==> run R: inputs <==
==> flow/design.v (excerpt) <==
module cpu(
	input clk,
	input reset,
	input logic [15:0] i_mem_rddata,
	input logic i_mem_wait,  
	input logic i_mem_rddatavalid,  
	output logic [15:0] o_mem_wrdata,
	output logic [15:0] o_mem_addr,
	output logic o_mem_rd,
	output logic o_mem_wr
);
export LEC_CHECK = 0
export ABC_AREA = 0
export CAP_MARGIN = 20
export CELL_PAD_IN_SITES_DETAIL_PLACEMENT = 0
export CELL_PAD_IN_SITES_GLOBAL_PLACEMENT = 2
export CORE_MARGIN = 2
export CORE_UTILIZATION = 57
export CTS_CLUSTER_DIAMETER = 161
export CTS_CLUSTER_SIZE = 35
export GPL_TIMING_DRIVEN = 0
export HOLD_SLACK_MARGIN = 0.14
export PLACE_DENSITY = 0.68
export SETUP_SLACK_MARGIN = 2.07
export SLEW_MARGIN = 20
export TNS_END_PERCENT = 20
create_clock -name core_clock -period 6.99 [get_ports {clk}]
run.sh (not shown) runs the stock make flow with config.mk's settings and CLKGATE_MAP_FILE=.
==> inputs of run A, as changes to run R <==
==> flow/config.mk (replaced) <==
export PLATFORM = sky130hd
export DESIGN_NAME = cpu
export DESIGN_NICKNAME = cpu
export VERILOG_FILES = /design/flow/design.v
export SDC_FILE = /design/flow/constraint.sdc
export NUM_CORES = 4
export LEC_CHECK = 0
export CAP_MARGIN = 20
export CORE_MARGIN = 2
export CORE_UTILIZATION = 40
export SLEW_MARGIN = 20
==> flow/constraint.sdc (replaced) <==
create_clock -name core_clock -period 4.8 [get_ports {clk}]
set_input_delay 0.9600 -clock core_clock [delete_from_list [all_inputs] [get_ports {clk}]]
set_output_delay 0.9600 -clock core_clock [all_outputs]
set_load 0.01 [all_outputs]
==> inputs of run M, as changes to run R <==
==> flow/config.mk (replaced) <==
export PLATFORM = sky130hd
export DESIGN_NAME = cpu
export DESIGN_NICKNAME = cpu
export VERILOG_FILES = /design/flow/design.v
export SDC_FILE = /design/flow/constraint.sdc
export NUM_CORES = 4
export LEC_CHECK = 0
export ABC_AREA = 1
export CAP_MARGIN = 20
export CORE_MARGIN = 2
export CORE_UTILIZATION = 72
export CTS_CLUSTER_DIAMETER = 318
export CTS_CLUSTER_SIZE = 96
export SLEW_MARGIN = 20
==> flow/constraint.sdc (replaced) <==
create_clock -name core_clock -period 2.13 [get_ports {clk}]
set_input_delay 0.4260 -clock core_clock [delete_from_list [all_inputs] [get_ports {clk}]]
set_output_delay 0.4260 -clock core_clock [all_outputs]
set_load 0.01 [all_outputs]
==> inputs of run Y, as changes to run R <==
==> flow/config.mk (replaced) <==
export PLATFORM = sky130hd
export DESIGN_NAME = cpu
export DESIGN_NICKNAME = cpu
export VERILOG_FILES = /design/flow/design.v
export SDC_FILE = /design/flow/constraint.sdc
export NUM_CORES = 4
export LEC_CHECK = 0
export CAP_MARGIN = 20
export CORE_MARGIN = 2
export CORE_UTILIZATION = 66
export SLEW_MARGIN = 20
==> flow/constraint.sdc (replaced) <==
create_clock -name core_clock -period 3.96 [get_ports {clk}]
set_input_delay 0.7920 -clock core_clock [delete_from_list [all_inputs] [get_ports {clk}]]
set_output_delay 0.7920 -clock core_clock [all_outputs]
set_load 0.01 [all_outputs]
==> run summary <==
run results: Mapped Nets 1605, Chip Area, Yosys 0.0130 mm², commonest cells in the netlist 379 x nand2_1, 219 x inv_1, 146 x dfrtp_1, Core ar. 0.0178 mm², ao+oa area frac 16.7%, XOR-XNOR Cells, Area Fraction 1.35%, Log Error [ERROR GRT-0232] Routing congestion too high. Check the congestion heatmap in the GUI., status did not finish, row cnt 49, stopping stage 5_1_grt, chip height 138 µm, Distinct cells, synth 52, Seq share, synth 50.6%
(the above is from run M)
==> run summary <==
run metrics: Chip Area, Yosys 0.0132 mm², startpoint types register, Distinct cells, synth 69, Failing Checks negative setup slack, final setup vio count 21, ao+oa area frac 18.8%, worst setup margin -537 ps, Seq share, synth 49.6%, status complete, but fails checks, Core ar. 0.0196 mm², row cnt 51
(the above is from run Y)
==> run summary <==
run results: status did not finish, stopping stage 3_1_place_gp_skip_io, Log Error [ERROR GPL-0301] Utilization 101.982 % exceeds 100%., ao+oa area frac 18.8%, XOR-XNOR Cells, Area Fraction 1.45%, ys cells 1398, Distinct cells, synth 69, Seq share, synth 49.6%, Synth Warn # 4, commonest cells in the netlist 195 x nor2_1, 152 x a21oi_1, 150 x nand2_1, Core ar. 0.0227 mm², Chip Area, Yosys 0.0132 mm², dominant cells by area after synthesis dfrtp_1 28%, edfxtp_1 22%, a21oi_1 5.7%, Post-synth EDFFs 96, row cnt 55, Mapped Nets 1435, chip height 156 µm, yosys adder share 1.74%, syn avg cell area 9.47 µm²
(the above is from run R)
==> run summary <==
run metrics: Distinct cells, synth 69, Cell Chain, Critical Path or3b_4, o21a_4, buf_2, mux2i_1, o21ai_2, nor4_4, nand3_2, o21ai_2, xor2_1, ha_1, a21o_1, a21oi_1, o22ai_1, nor2_1, a21oi_1, a31o_2, or2_2, mux2i_4, xnor2_2, a211oi_1, Chip Area, Yosys 0.0132 mm², MUX share of area 8.46%, Routed Antenna Nets 0, clk latency of the worst-skew pair 530 ps, Max Cap Viol 0, status complete, no violations, ao+oa area frac 18.8%, cell area after synthesis 0.0132 mm², XOR-XNOR Cells, Area Fraction 1.45%, Remaining DRCs 0, chip height 186 µm, commonest cells in the netlist 195 x nor2_1, 152 x a21oi_1, 150 x nand2_1, P_sw 0.00464 W, Seq share, synth 49.6%, Reg power frac 32.8%, Mapped Nets 1435, met1 wire length 18700 µm
(the above is from run A)
No activity file was given, so power comes from the tool's default toggle rates.
